## wip/delta
## convolution_stage2
module convolution_stage2 (
          in1,
          in2,
          in3,
          in4,
          in5,
          in6,
          in7,
          in8,
          clk,
          rst,
          start,
          conv_out
  );
For scale: roughly 9500 cells after synthesis, about 8 flip-flops, about 810 I/O pins, about 67000 sq um of cells after synthesis.
export LEC_CHECK = 0
export ABC_AREA = 1
export CAP_MARGIN = 20
export CORE_MARGIN = 2
export CORE_UTILIZATION = 72
export CTS_CLUSTER_DIAMETER = 379
export CTS_CLUSTER_SIZE = 100
export SETUP_SLACK_MARGIN = -0.62
export SLEW_MARGIN = 20
create_clock -name core_clock -period 6.47 [get_ports {clk}]
run.sh (not shown) runs the stock make flow with config.mk's settings and CLKGATE_MAP_FILE=.
wip/delta terminated abnormally: 5_1_grt reported GRT-0116.
For wip/garnet, these inputs were changed with respect to wip/delta:
Settings: CTS_CLUSTER_SIZE: 100 -> 41; ABC_AREA: 1 -> unset; CORE_UTILIZATION: 72 -> 68; SETUP_SLACK_MARGIN: -0.62 -> unset; CTS_CLUSTER_DIAMETER: 379 -> unset; the clock period (ns, I/O delays scaled along): 6.47 -> 12.2.
==> comparison <==
The cell count after placement in wip/garnet sits 22% below the value recorded for wip/delta. Going from wip/delta to wip/garnet, starting utilization of the core area has decreased; row count has remained practically unchanged; post-placement setup slack has increased. wip/garnet against wip/delta: final weighted congestion in routability-driven placement decreased about 3.2%; area after synthesis now sits lower; post-synthesis share of cell area spent on xor and xnor gates saw an increase; area of the chip held steady; chip area line of the yosys report decreased 5.6%. wip/garnet -> stages 100% | layout checks FAIL | negative setup slack. What ended wip/delta was a tool error in 5_1_grt; the run never finished.
diff inputs: wip/garnet => wip/amber
Settings: clearing CTS_CLUSTER_SIZE, which used to be 41; swapping 68 for 72 in CORE_UTILIZATION; putting CTS_CLUSTER_DIAMETER at 85 where nothing was set; swapping 12.2 for 9.75 in the clock period (ns, I/O delays scaled along).
- As far as total cell area reported by yosys after synthesis is concerned, wip/amber and wip/garnet perform about the same.
- wip/amber did not make it past 5_1_grt, where a tool error ended it.
- In the flow results for wip/amber and wip/garnet, the placeable core region is smaller on wip/amber.
- Number of gates given a new drive strength after cts is higher on wip/garnet
- In the tables for wip/amber and wip/garnet, cell row count reads lower with wip/amber.
- Count of placed standard cells including taps: wip/amber vs wip/garnet up 134
- Comparing wip/amber and wip/garnet, the higher half-perimeter wire length after placement is on wip/amber.
- [diff] chip footprint, wip/amber relative to wip/garnet: improvement

Starting RTL as in the previous note.
clock: 11.9 ns
lec_check: 0
cap_margin: 20
core_margin: 2
core_utilization: 71
cts_cluster_diameter: 200
cts_cluster_size: 41
setup_slack_margin: -0.98
slew_margin: 20
The first run stopped in 5_1_grt.
Rerun with:
--- a/flow/config.mk
+++ b/flow/config.mk
@@ -8,7 +8,4 @@
 export CAP_MARGIN = 20
 export CORE_MARGIN = 2
-export CORE_UTILIZATION = 71
-export CTS_CLUSTER_DIAMETER = 200
-export CTS_CLUSTER_SIZE = 41
-export SETUP_SLACK_MARGIN = -0.98
+export CORE_UTILIZATION = 52
 export SLEW_MARGIN = 20
==> flow/constraint.sdc (replaced) <==
create_clock -name core_clock -period 8.15 [get_ports {clk}]
set_input_delay 1.6300 -clock core_clock [delete_from_list [all_inputs] [get_ports {clk}]]
set_output_delay 1.6300 -clock core_clock [all_outputs]
set_load 0.01 [all_outputs]
What happened: With this change the flow reached the layout checks and failed them: negative setup slack; synthesized area is unchanged; synthesized cell count is unchanged; die size is higher by 36%.

convolution_stage2 again, from the RTL that the note above started with.
export LEC_CHECK = 0
export ABC_AREA = 0
export CAP_MARGIN = 20
export CORE_ASPECT_RATIO = 1.79
export CORE_MARGIN = 4
export CORE_UTILIZATION = 48
export CTS_CLUSTER_DIAMETER = 331
export CTS_CLUSTER_SIZE = 43
export GPL_ROUTABILITY_DRIVEN = 0
export GPL_TIMING_DRIVEN = 1
export HOLD_SLACK_MARGIN = 0.06
export MAX_ROUTING_LAYER = met5
export PLACE_DENSITY_LB_ADDON = 0.3
export SETUP_SLACK_MARGIN = 0.21
export SLEW_MARGIN = 10
export TNS_END_PERCENT = 15
create_clock -name core_clock -period 10.2 [get_ports {clk}]
The baseline completed and failed the layout checks on setup timing.
Edit:
==> flow/config.mk (replaced) <==
export PLATFORM = sky130hd
export DESIGN_NAME = convolution_stage2
export DESIGN_NICKNAME = convolution_stage2
export VERILOG_FILES = /design/flow/design.v
export SDC_FILE = /design/flow/constraint.sdc
export NUM_CORES = 4
export LEC_CHECK = 0
export ABC_AREA = 0
export CAP_MARGIN = 20
export CORE_ASPECT_RATIO = 0.94
export CORE_MARGIN = 2
export CORE_UTILIZATION = 58
export GPL_ROUTABILITY_DRIVEN = 0
export GPL_TIMING_DRIVEN = 1
export MAX_ROUTING_LAYER = met5
export PLACE_DENSITY = 0.49
export SETUP_SLACK_MARGIN = 0.21
export SLEW_MARGIN = 25
export TNS_END_PERCENT = 95
==> flow/constraint.sdc (replaced) <==
create_clock -name core_clock -period 7.48 [get_ports {clk}]
set_input_delay 1.4960 -clock core_clock [delete_from_list [all_inputs] [get_ports {clk}]]
set_output_delay 1.4960 -clock core_clock [all_outputs]
set_load 0.01 [all_outputs]
=>
- The changed run finished but failed the layout checks on setup timing
- final cell count came out lower by 1.5%
- count of clock-buffer cells in the layout does not change
- routed wire length goes down by 9.9%
- worst hold slack loses 0.61 ns
- first-iteration DRC count rose by 2.6%
- worst setup slack gets worse by 2.1 ns
- synthesized area stays the same
- utilization goes up by 14 points
- synthesized cell count is unchanged
Edit:
==> flow/config.mk (replaced) <==
export PLATFORM = sky130hd
export DESIGN_NAME = convolution_stage2
export DESIGN_NICKNAME = convolution_stage2
export VERILOG_FILES = /design/flow/design.v
export SDC_FILE = /design/flow/constraint.sdc
export NUM_CORES = 4
export LEC_CHECK = 0
export CAP_MARGIN = 20
export CORE_MARGIN = 2
export CORE_UTILIZATION = 40
export SLEW_MARGIN = 20
==> flow/constraint.sdc (replaced) <==
create_clock -name core_clock -period 13.5 [get_ports {clk}]
set_input_delay 2.7000 -clock core_clock [delete_from_list [all_inputs] [get_ports {clk}]]
set_output_delay 2.7000 -clock core_clock [all_outputs]
set_load 0.01 [all_outputs]
Result:
- This time the run completed with no timing, DRC or antenna violations
- via count goes down by 10%
- setup slack improves by 4.4 ns
- synthesized cell count stays the same
- die size is higher by 44%
- sequential share of layout area hardly moves
- first-iteration DRC count drops by 17%
- routed wire length climbs by 3.2%
- design area fell by 11%
- global-route usage fell by 11 points
Edit:
--- a/flow/config.mk
+++ b/flow/config.mk
@@ -8,4 +8,4 @@
 export CAP_MARGIN = 20
 export CORE_MARGIN = 2
-export CORE_UTILIZATION = 40
+export CORE_UTILIZATION = 24
 export SLEW_MARGIN = 20
Clock-buffer cell count is unchanged.
Worst hold slack improves by 0.057 ns.
Worst setup slack degrades by 0.059 ns.
Cell count climbs by about a fifth.
Wire length climbs by roughly a tenth.
Final area climbs by a little under a tenth.
